==> onyx: inputs <==
==> flow/design.v <==
module avg(input clk, input [7:0]p1, input [7:0]p2, output reg [7:0]pout);
wire [7:0] outp;
assign outp = {1'b0 , p1[7:1]} + {1'b0 , p2[7:1]};
always@(posedge clk)
begin
	pout <= outp;
end 
endmodule
module subtract(input clk, input [7:0]p1, input [7:0]p2, output reg [7:0]pout);
wire [8:0] diff = {1'b0, p1} - {1'b0, p2};
wire [7:0] mag = diff[8] ? (8'd0 - diff[7:0]) : diff[7:0];
always@(posedge clk)
begin
	pout <= mag/2;
end 
endmodule
module wavelet_1d (clk ,pixel ,pix_out);
input clk ;
input [63:0] pixel ;
output reg [63:0] pix_out;
wire [63:0]pix_out_inter;
wire [63:0] out_illusion ;
genvar i;
	generate 
		for(i=0;i<4;i=i+1) 
		begin : name
			avg u0 (clk,pixel[16*i+7:16*i], pixel[16*i+15:16*i+8],out_illusion[8*i+7:8*i]);
			subtract u1 (clk,pixel[16*i+7:16*i], pixel[16*i+15:16*i+8],out_illusion[8*i+39:8*i+32]);
		end
	endgenerate 
	assign pix_out_inter = {out_illusion[31:0],out_illusion[63:32]};
always@(posedge clk)
	begin
		pix_out <= pix_out_inter;
	end
endmodule
module wavelet_2d (clk ,pixel_out1, pixel_out2 ,pixelcol_out1,pixelcol_out2,dwt_valid);
input clk ;
input [63:0] pixel_out1, pixel_out2 ;
output reg [63:0] pixelcol_out1,pixelcol_out2;
output reg dwt_valid;
wire [63:0]pixelcol1_inter,pixelcol2_inter;
wire [63:0] out_illusion20 ;
wire [63:0] out_illusion21;
genvar j;
	generate 
		for(j=0;j<8;j=j+1) 
		begin : name
			avg u0 (clk,pixel_out1[8*j+7:8*j], pixel_out2[8*j+7:8*j],out_illusion20[8*j+7:8*j]);
			subtract u1 (clk,pixel_out2[8*j+7:8*j], pixel_out1[8*j+7:8*j], out_illusion21[8*j+7:8*j]);
		end
	endgenerate 
	assign pixelcol1_inter = out_illusion20;
	assign pixelcol2_inter = out_illusion21;
always@(posedge clk)
	begin
		pixelcol_out1 <= pixelcol1_inter;
		pixelcol_out2 <= pixelcol2_inter;
	   dwt_valid <= 1'b1;
	end
endmodule
module DWT(clk, inp1,inp2,inp3,inp4,inp5,inp6,inp7,inp8, outp1,outp2,outp3,outp4,outp5,outp6,outp7,outp8,dwt_valid);
input clk;
input [63:0]inp1,inp2,inp3,inp4,inp5,inp6,inp7,inp8;
output [63:0] outp1,outp2,outp3,outp4,outp5,outp6,outp7,outp8;
output dwt_valid;
wire [63:0] inp_1d [7:0];
wire [63:0] out_1d [7:0];
wire dwt_valid1, dwt_valid2, dwt_valid3, dwt_valid4;
assign inp_1d [0] = inp1;
assign inp_1d [1] = inp2;
assign inp_1d [2] = inp3;
assign inp_1d [3] = inp4;
assign inp_1d [4] = inp5;
assign inp_1d [5] = inp6;
assign inp_1d [6] = inp7;
assign inp_1d [7] = inp8;
genvar j;
	generate 
		for(j=0;j<8;j=j+1) 
		begin : name
			wavelet_1d u0(clk,inp_1d[j],out_1d[j]);
		end
	endgenerate 
wavelet_2d x1 (clk, out_1d[0],out_1d[1],outp1,outp5,dwt_valid1);
wavelet_2d x2 (clk, out_1d[2],out_1d[3],outp2,outp6,dwt_valid2);
wavelet_2d x3 (clk, out_1d[4],out_1d[5],outp3,outp7,dwt_valid3);
wavelet_2d x4 (clk, out_1d[6],out_1d[7],outp4,outp8,dwt_valid4);
assign dwt_valid = dwt_valid1 && dwt_valid2 && dwt_valid3 && dwt_valid4;
endmodule
==> flow/run.sh <==
#!/bin/bash
# the make line also repeats each setting of config.mk as NAME=value (left out here)
make -C /OpenROAD-flow-scripts/flow DESIGN_CONFIG=/design/flow/config.mk WORK_HOME=/design/flow/orfs CLKGATE_MAP_FILE= finish
==> flow/config.mk <==
export PLATFORM = sky130hd
export DESIGN_NAME = DWT
export DESIGN_NICKNAME = DWT
export VERILOG_FILES = /design/flow/design.v
export SDC_FILE = /design/flow/constraint.sdc
export NUM_CORES = 4
export LEC_CHECK = 0
export CAP_MARGIN = 20
export CORE_MARGIN = 2
export CORE_UTILIZATION = 40
export SLEW_MARGIN = 20
==> flow/constraint.sdc <==
create_clock -name core_clock -period 4.5 [get_ports {clk}]
set_input_delay 0.9000 -clock core_clock [delete_from_list [all_inputs] [get_ports {clk}]]
set_output_delay 0.9000 -clock core_clock [all_outputs]
set_load 0.01 [all_outputs]
==> tundra (differences from onyx) <==
CORE_UTILIZATION = 58   (was 40)
==> flow/constraint.sdc (replaced) <==
create_clock -name core_clock -period 2.29 [get_ports {clk}]
set_input_delay 0.4580 -clock core_clock [delete_from_list [all_inputs] [get_ports {clk}]]
set_output_delay 0.4580 -clock core_clock [all_outputs]
set_load 0.01 [all_outputs]
==> maple (differences from onyx) <==
CORE_UTILIZATION = 70   (was 40)
CTS_CLUSTER_SIZE = 14   (was default)
SETUP_SLACK_MARGIN = 0.13   (was default)
SLEW_MARGIN = 10   (was 20)
==> flow/constraint.sdc (replaced) <==
create_clock -name core_clock -period 2.47 [get_ports {clk}]
set_input_delay 0.4940 -clock core_clock [delete_from_list [all_inputs] [get_ports {clk}]]
set_output_delay 0.4940 -clock core_clock [all_outputs]
set_load 0.01 [all_outputs]
==> notes.org <==
#+TITLE: Physical design notes

** Outcome
- Status :: complete, no violations

** Finish
- Combinational gate area :: between 40000 and 50000 um2

** Critical path
- Number of cells on the critical path :: 1

** Floorplan
- In this run the vertical extent of the chip is 458 um.
- Well tap count :: 2688

** GRT
- Global routing used 35.3% of the available met2 tracks.

** Place
- Instance count after placement with tap cells included :: ~12000
- Area of placed instances :: 95300 um2

** Final timing
- Setup Skew :: 0.0436 ns

** Drt
- The detailed router placed 55400 vias in this run.

** Pwr
- Summed over all cells, the static leakage comes to 45.8 nW.
# the run above: onyx

==> notes.org <==
#+TITLE: Physical design notes

** GRT
- For this run, global-route usage on met2 was measured as 70.7%.

** Drt
- Total number of vias :: 68800

** Final timing
- Total setup violations reported at the end of the flow :: 29
- The final timing report gives a worst setup slack of -0.342 ns.
- Across the routed clock network, the largest skew measured is 0.0308 ns.

** Finish
- The sequential cells in the finished layout cover a total of 37800 um2.

** Floorplan
- The floorplan step defined a die boundary enclosing 121000 um2.
- The design received a total of 1536 well taps at floorplan.

** Place
- The post-placement cell area is 99500 um2.
- Per the placement report, the placed cell count is 11200.

** Critical path
- Number of cells on the critical path :: 8

** Outcome
- The run finished, with violations left.
- The layout checks failed on negative setup slack.

** Pwr
- For this design the static power due to leakage is 49.5 nW.
# the run above: maple

==> notes.org <==
#+TITLE: Physical design notes

** Outcome
- Status :: complete, but fails checks
- Violated Checks :: negative setup slack

** Drt
- The routed layout has 60300 vias.

** GRT
- Met2 track demand over resource :: 50.2%
- Remaining global-route overflow :: 0

** Finish
- Combinational gate area :: 41100 um2

** Final timing
- For this run, the final setup violation count is recorded as 2.
- Post-route worst setup slack :: -0.0806 ns
- After layout, the setup clock skew is reported as 0.0265 ns.

** Critical path
- Per the OpenROAD timing report, the critical path contains 11 cells.

** Clock network
- The CTS report gives the tree buffer count as 184.

** Floorplan
- Chip height :: about 380 um
- Well tap count :: 1890

** Pwr
- Leakage dissipation :: ~51 nW

** Place
- The buffer_ports step reported a buffer count of 976.
- Counting tap cells, the placed design contains a total of approximately 12000 instances.

** Synthesis
- Most common reg cell :: sky130_fd_sc_hd__dfxtp_1
- Counting flops with a built-in enable in the synthesized netlist gives 0.
# the run above: tundra

No activity file was given, so power comes from the tool's default toggle rates.
